==> yarrow <==
// arbiter_puf
module arbiter_puf #(parameter challenge_size = 8, response_width = 24)
					(input logic [challenge_size-1 : 0] challenge,
					input logic clk, reset,
					output logic [response_width-1 : 0] response);
logic [challenge_size-1 : 0] out_lfsr;
logic [31:0] out_muxchain;
logic temp_out_mux1, temp_out_mux2;
logic out_mux1, out_mux2, en;
logic [7:0] count;
logic temp_comp;
logic [response_width-1 : 0] temp_response;
lfsr #(challenge_size) lfsr1(.clk(clk), .en_lfsr(en), .reset(reset), .in_lfsr(challenge), .out_lfsr(out_lfsr));
logic [7:0] out_chain0, out_chain1;
chain c0 (.in(en), .clk(clk), .reset(reset), .challenge(out_lfsr), .out_chain(out_chain0));
chain c1 (.in(en), .clk(clk), .reset(reset), .challenge(out_lfsr), .out_chain(out_chain1));
assign out_muxchain[7:0] = out_chain0;
assign out_muxchain[15:8] = out_chain1;
assign out_muxchain[31:16] = '0;
  ...
Settings: LEC_CHECK=0, ABC_AREA=1, CAP_MARGIN=20, CELL_PAD_IN_SITES_DETAIL_PLACEMENT=1, CELL_PAD_IN_SITES_GLOBAL_PLACEMENT=1, CORE_MARGIN=2, CORE_UTILIZATION=59, CTS_CLUSTER_DIAMETER=27, CTS_CLUSTER_SIZE=33, GPL_ROUTABILITY_DRIVEN=0, SLEW_MARGIN=0, TNS_END_PERCENT=30; clock period 8.0 ns.
run.sh (not shown) runs the stock make flow with config.mk's settings and CLKGATE_MAP_FILE=.
==> garnet: changes against yarrow <==
- ABC_AREA: 1 -> unset
- CELL_PAD_IN_SITES_DETAIL_PLACEMENT: 1 -> unset
- CELL_PAD_IN_SITES_GLOBAL_PLACEMENT: 1 -> unset
- CORE_UTILIZATION: 59 -> 58
- CTS_CLUSTER_DIAMETER: 27 -> unset
- CTS_CLUSTER_SIZE: 33 -> unset
- GPL_ROUTABILITY_DRIVEN: 0 -> unset
- HOLD_SLACK_MARGIN: unset -> -0.1
- SETUP_SLACK_MARGIN: unset -> 0.97
- SLEW_MARGIN: 0 -> 20
- TNS_END_PERCENT: 30 -> unset
==> flow/constraint.sdc (replaced) <==
create_clock -name core_clock -period 3.76 [get_ports {clk}]
set_input_delay 0.7520 -clock core_clock [delete_from_list [all_inputs] [get_ports {clk}]]
set_output_delay 0.7520 -clock core_clock [all_outputs]
set_load 0.01 [all_outputs]
==> juniper: changes against yarrow <==
- CELL_PAD_IN_SITES_DETAIL_PLACEMENT: 1 -> unset
- CELL_PAD_IN_SITES_GLOBAL_PLACEMENT: 1 -> unset
- CORE_ASPECT_RATIO: unset -> 1.36
- CORE_UTILIZATION: 59 -> 72
- CTS_CLUSTER_DIAMETER: 27 -> unset
- CTS_CLUSTER_SIZE: 33 -> 99
- GPL_ROUTABILITY_DRIVEN: 0 -> unset
- SETUP_SLACK_MARGIN: unset -> -0.34
- SLEW_MARGIN: 0 -> 20
- TNS_END_PERCENT: 30 -> 15
==> flow/constraint.sdc (replaced) <==
create_clock -name core_clock -period 3.47 [get_ports {clk}]
set_input_delay 0.6940 -clock core_clock [delete_from_list [all_inputs] [get_ports {clk}]]
set_output_delay 0.6940 -clock core_clock [all_outputs]
set_load 0.01 [all_outputs]
==> summary of the runs <==
Sequential cell count is the same in yarrow and garnet. First-iteration DRC count: garnet < juniper < yarrow. Between juniper and yarrow, the lower clock-buffer cell count is in juniper (gap 677). In juniper the sequential power is higher than in garnet, by 8.1%. Of juniper and garnet, garnet has the higher clock power (gap about 3%, measured against garnet). Against juniper, the cell count of garnet is larger by about 4%. Between juniper and garnet, the lower register-to-register slack is in juniper (gap 0.25 ns). Against garnet, the global-route usage of yarrow is higher by 9.1 points.

* * *

==> inputs of run a <==
Starting RTL as in the previous note.
## arbiter_puf
module arbiter_puf #(parameter challenge_size = 8, response_width = 24)
					(input logic [challenge_size-1 : 0] challenge,
					input logic clk, reset,
					output logic [response_width-1 : 0] response);
Settings: LEC_CHECK=0, ABC_AREA=1, CAP_MARGIN=35, CELL_PAD_IN_SITES_DETAIL_PLACEMENT=0, CELL_PAD_IN_SITES_GLOBAL_PLACEMENT=0, CORE_MARGIN=5, CORE_UTILIZATION=69, CTS_CLUSTER_SIZE=58, GPL_TIMING_DRIVEN=1, MAX_ROUTING_LAYER=met5, MIN_ROUTING_LAYER=met1, SETUP_SLACK_MARGIN=-0.25, SLEW_MARGIN=20; clock period 5.82 ns.
==> run b (differences from run a) <==
ABC_AREA = not set   (was 1)
CAP_MARGIN = 0   (was 35)
CELL_PAD_IN_SITES_DETAIL_PLACEMENT = 1   (was 0)
CELL_PAD_IN_SITES_GLOBAL_PLACEMENT = not set   (was 0)
CORE_MARGIN = 2   (was 5)
CORE_UTILIZATION = 67   (was 69)
CTS_CLUSTER_SIZE = 71   (was 58)
MIN_ROUTING_LAYER = not set   (was met1)
SETUP_SLACK_MARGIN = not set   (was -0.25)
TNS_END_PERCENT = 40   (was not set)
==> flow/constraint.sdc (replaced) <==
create_clock -name core_clock -period 2.39 [get_ports {clk}]
set_input_delay 0.4780 -clock core_clock [delete_from_list [all_inputs] [get_ports {clk}]]
set_output_delay 0.4780 -clock core_clock [all_outputs]
set_load 0.01 [all_outputs]
==> run c (differences from run a) <==
ABC_AREA = not set   (was 1)
CAP_MARGIN = 20   (was 35)
CELL_PAD_IN_SITES_DETAIL_PLACEMENT = not set   (was 0)
CELL_PAD_IN_SITES_GLOBAL_PLACEMENT = not set   (was 0)
CORE_MARGIN = 2   (was 5)
CORE_UTILIZATION = 40   (was 69)
CTS_CLUSTER_SIZE = not set   (was 58)
GPL_TIMING_DRIVEN = not set   (was 1)
MAX_ROUTING_LAYER = not set   (was met5)
MIN_ROUTING_LAYER = not set   (was met1)
SETUP_SLACK_MARGIN = not set   (was -0.25)
==> flow/constraint.sdc (replaced) <==
create_clock -name core_clock -period 8.0 [get_ports {clk}]
set_input_delay 1.6000 -clock core_clock [delete_from_list [all_inputs] [get_ports {clk}]]
set_output_delay 1.6000 -clock core_clock [all_outputs]
set_load 0.01 [all_outputs]
==> run notes <==
flow finished, numbers: Most Used Layer, Global Route=met2, crit-path leading delay family=buffers and inverters, Root Driver=clkbuf_16, met3 Use GR=0.0278, flop share of the area=0.486, clk cell area share=0.0655, Fin Clk Skew=about 0.025 ns, FMAX=~340 MHz, cell count after synthesis=about 15000, run status=timing/DRC/antenna clean, Multi-input gate area=between 0.08 and 0.09 mm²
The numbers above come from run a.

==> run notes <==
flow finished, numbers: count of final hold-check violations=0, run status=timing/DRC/antenna clean, max_cap viols=0, Multi-input gate area=0.0868 mm², Cell Type Count=34, Final setup viols=0, P_comb=543 µW, clk cell area share=0.0720, flop share of the area=0.475, met3 Use GR=0.0172, Sw Share=0.215, Fin Clk Skew=0.0374 ns, cell count after synthesis=14200, TritonCTS buffer count=442, Pleak=0.0798 µW, crit-path leading delay family=buffers and inverters, FMAX=253 MHz, Mux area share=0.00764, hold depth=2, met2 usage=0.212, aoi share=0.000468, Total GRT Usage=0.135
The numbers above come from run c.

==> run notes <==
yosys + openroad results -> Top logic family=XOR/XNOR gates, Core ar.=0.282 mm², run status=did not finish, Cell Type Count=34, routability cong.=0.790, Post-synth seq share=0.532, Tool Error=[ERROR DPL-0033] detailed placement checks failed during check placement., Last stage=clock tree synthesis, Synth Area in Adders=0.000132, cell count after synthesis=14200, cell taking the most area after synthesis=dfstp_2, Rows=195, Synth flops=between 3000 and 4000, HPWL Detailed=~290000 µm, worst slack, placed=0.423 ns, yosys xor share=0.446, yosys simple share=0.00315
The numbers above come from run b.

Power and IR drop assume default switching activity.
